==> flow/design.v (excerpt) <==
module izhikevich_neuron #(parameter DT = 16'h0100)  
(
    input wire clk,
    input wire rst,
    input wire [15:0] I,           
    output reg spike               
);
Settings: LEC_CHECK=0, ABC_AREA=1, CAP_MARGIN=20, CORE_MARGIN=2, CORE_UTILIZATION=71, HOLD_SLACK_MARGIN=0.29, PLACE_DENSITY_LB_ADDON=0.11, SETUP_SLACK_MARGIN=-0.63, SLEW_MARGIN=20; clock period 10.0 ns.
run.sh (not shown) runs the stock make flow with config.mk's settings and CLKGATE_MAP_FILE=.
The baseline completed and failed the layout checks on negative setup slack.
Edit:
- ABC_AREA: 1 -> default
- CORE_UTILIZATION: 71 -> 68
- CTS_CLUSTER_DIAMETER: default -> 358
- HOLD_SLACK_MARGIN: 0.29 -> default
- PLACE_DENSITY: default -> 0.6
- PLACE_DENSITY_LB_ADDON: 0.11 -> default
- SETUP_SLACK_MARGIN: -0.63 -> default
After rerunning: The changed run produced a layout that fails on negative setup slack. First-iteration DRC count fell by well over a third. Clock-buffer cell count rises by 1. Cell area drops by a few percent. Synthesized area goes down by a few percent. Non-clock buffer count goes down by 14.
Edit:
- ABC_AREA: default -> 1
- CORE_UTILIZATION: 68 -> 71
- CTS_CLUSTER_DIAMETER: 358 -> 196
- PLACE_DENSITY: 0.6 -> default
- PLACE_DENSITY_LB_ADDON: default -> 0.11
- SETUP_SLACK_MARGIN: default -> -0.63
The new run reached the layout checks and failed them: negative setup slack.
Sequential share of layout area is lower by 0.18 points.
Via count is higher by about 23%.
Global-route usage is higher by 2.9 points.
Wire length is higher by 28%.
Edit:
- ABC_AREA: 1 -> default
- CORE_UTILIZATION: 71 -> 56
- CTS_CLUSTER_DIAMETER: 196 -> default
- PLACE_DENSITY_LB_ADDON: 0.11 -> default
- SETUP_SLACK_MARGIN: -0.63 -> default
- clock period: 10.0 -> 6.65 ns (I/O delays scaled with it)
After rerunning:
- The changed run finished but failed the layout checks on negative setup slack
- global-route usage came out lower by 11 points
- cell count came out lower by 9.2%
- die size rose by 18%
Edit:
- CORE_UTILIZATION: 56 -> 72
- SETUP_SLACK_MARGIN: default -> -0.52
- clock period: 6.65 -> 11.4 ns (I/O delays scaled with it)
The new run finished but failed the layout checks on negative setup slack.
Cell count came out lower by roughly a tenth.
Design area came out lower by about a fifth.
Routed wire length decreases by roughly a tenth.
Clock-buffer cell count falls by 1.
Non-clock buffer count drops by 249.
Worst setup slack improves by 4.4 ns.
Die size went down by about a fifth.
Synthesized cell count is unchanged.
Edit:
- ABC_AREA: default -> 1
- MAX_ROUTING_LAYER: default -> met4
- SETUP_SLACK_MARGIN: -0.52 -> 1.88
- clock period: 11.4 -> 6.49 ns (I/O delays scaled with it)
What happened:
- The changed run never finished: it broke off in 5_1_grt
- synthesized area grows by 7.1%
- die size grows by 6.9%
- synthesized cell count grows by 24%

---

build 31:
The RTL this note starts from:
==> flow/design.v <==
module izhikevich_neuron #(parameter DT = 16'h0100)  
(
    input wire clk,
    input wire rst,
    input wire [15:0] I,           
    output reg spike               
);
    reg signed [15:0] v, u;
    wire signed [15:0] a = 16'h0051;    
    wire signed [15:0] b = 16'h0200;    
    wire signed [15:0] c = -16'sd16640;  
    wire signed [15:0] d = 16'h0800;    
    wire signed [15:0] v_sq;
    wire signed [15:0] term1, term2, term3, dv_raw, du_raw;
    wire signed [15:0] bv;
    localparam signed [15:0] V_THRESH = 16'd7680;  
    cordic_mult sq_v (.x(v), .y(v), .out(v_sq));
    cordic_mult mul_004 (.x(16'h0148), .y(v_sq), .out(term1));
    cordic_mult mul_5v (.x(16'h0500), .y(v), .out(term2));
    assign term3 = 16'd35840;  
    assign dv_raw = term1 + term2 + term3 - u + I;
    cordic_mult mul_bv (.x(b), .y(v), .out(bv));
    assign du_raw = (bv - u);
    wire signed [15:0] du;
    cordic_mult mul_a (.x(a), .y(du_raw), .out(du));
    wire signed [31:0] dv_dt = dv_raw * $signed(DT);
    wire signed [31:0] du_dt = du * $signed(DT);
    always @(posedge clk or posedge rst) begin
        if (rst) begin
            v <= c;
            u <= 0;
            spike <= 0;
        end else begin
            if (v >= V_THRESH) begin
                v <= c;
                u <= u + d;
                spike <= 1;
            end else begin
                v <= v + dv_dt[23:8];  
                u <= u + du_dt[23:8];
                spike <= 0;
            end
        end
    end
endmodule
module cordic_mult(
    input signed [15:0] x,
    input signed [15:0] y,
    output signed [15:0] out
);
    wire signed [31:0] temp;
    assign temp = x * y;
    assign out = temp[23:8];  
endmodule
clock: 18.6 ns
lec_check: 0
abc_area: 0
cap_margin: 0
cell_pad_in_sites_detail_placement: 1
cell_pad_in_sites_global_placement: 3
core_aspect_ratio: 1.92
core_margin: 3
core_utilization: 72
gpl_routability_driven: 0
gpl_timing_driven: 0
place_density_lb_addon: 0.1
setup_slack_margin: 2.61
slew_margin: 20
tns_end_percent: 60
Build 31 got as far as 3_1_place_gp_skip_io, where a tool error ended the run.
## Diff of input files: build 84 against build 31
# build 31
export LEC_CHECK = 0
export ABC_AREA = 0
export CAP_MARGIN = 0
export CELL_PAD_IN_SITES_DETAIL_PLACEMENT = 1
export CELL_PAD_IN_SITES_GLOBAL_PLACEMENT = 3
export CORE_ASPECT_RATIO = 1.92
export CORE_MARGIN = 3
export CORE_UTILIZATION = 72
export GPL_ROUTABILITY_DRIVEN = 0
export GPL_TIMING_DRIVEN = 0
export PLACE_DENSITY_LB_ADDON = 0.1
export SETUP_SLACK_MARGIN = 2.61
export SLEW_MARGIN = 20
export TNS_END_PERCENT = 60
create_clock -name core_clock -period 18.6 [get_ports {clk}]
# build 84
export LEC_CHECK = 0
export CAP_MARGIN = 20
export CORE_MARGIN = 2
export CORE_UTILIZATION = 72
export MAX_ROUTING_LAYER = met4
export SLEW_MARGIN = 20
create_clock -name core_clock -period 11.1 [get_ports {clk}]
Notes after the runs:
Build 31 never completed, since it errored out during 3_1_place_gp_skip_io. Finished, but not clean: build 84, with setup timing. Going from build 31 to build 84, synthesized cell count essentially unchanged, initial cell density of the core decreased 1.1 points, synthesized-area fraction occupied by and/or/nand/nor cells essentially unchanged. From build 84 to build 31, area after synthesis did not move at all. Build 31 -> build 84: vertical die dimension decreased by more than a quarter. Re area of the die: build 84 and build 31 aren't equal, and the higher value belongs to build 31.
## Diff of input files: build 5 against build 84
# build 84
export LEC_CHECK = 0
export CAP_MARGIN = 20
export CORE_MARGIN = 2
export CORE_UTILIZATION = 72
export MAX_ROUTING_LAYER = met4
export SLEW_MARGIN = 20
create_clock -name core_clock -period 11.1 [get_ports {clk}]
# build 5
export LEC_CHECK = 0
export ABC_AREA = 1
export CAP_MARGIN = 20
export CORE_MARGIN = 2
export CORE_UTILIZATION = 72
export MAX_ROUTING_LAYER = met4
export SLEW_MARGIN = 20
create_clock -name core_clock -period 6.49 [get_ports {clk}]
==> comparison <==
- The flow ended early for build 5: it failed with a tool error in 5_1_grt.
- Nothing crashed in build 84 and all stages finished; the problem is that the final layout failed, the offending checks being setup timing.
- Measured against build 5, the post-cts repair resize count of build 84 comes out at 0.25 times the reference value.
- In the reports for build 5 and build 84, the larger synthesized cell area belongs to build 5.
- Compared with build 84, build 5 shows a lower adder-cell share of the synthesized area.
- Multiplexer share of the synthesized area on build 5 is down relative to build 84.
[inputs] build 47 vs build 5
# build 5
export LEC_CHECK = 0
export ABC_AREA = 1
export CAP_MARGIN = 20
export CORE_MARGIN = 2
export CORE_UTILIZATION = 72
export MAX_ROUTING_LAYER = met4
export SLEW_MARGIN = 20
create_clock -name core_clock -period 6.49 [get_ports {clk}]
# build 47
export LEC_CHECK = 0
export ABC_AREA = 1
export CAP_MARGIN = 20
export CORE_ASPECT_RATIO = 0.92
export CORE_MARGIN = 2
export CORE_UTILIZATION = 72
export PLACE_DENSITY = 0.6
export SETUP_SLACK_MARGIN = 3.96
export SLEW_MARGIN = 20
export TNS_END_PERCENT = 10
create_clock -name core_clock -period 13.4 [get_ports {clk}]
### Flow results
Build 47 | status: complete | timing, DRC, antenna: pass. From build 5 to build 47, count of boundary I/O pins did not move at all. Core footprint (build 47 over build 5): decrease, 1.7%. Diff build 5 -> build 47: cell resize tally after clock tree synthesis lower; synthesized cell count level. The die outline area was comparable across build 47 and build 5. Between build 5 and build 47, the flow reports cell area after placement decreasing by more than 10%. Reported for build 47 and build 5, buffer levels on the longest clock path turned out identical to the last digit. Build 47 reports a higher post-CTS setup repair buffer count than build 5 does. When build 47 is measured against build 5, its cell row count turns out 5.6% lower.
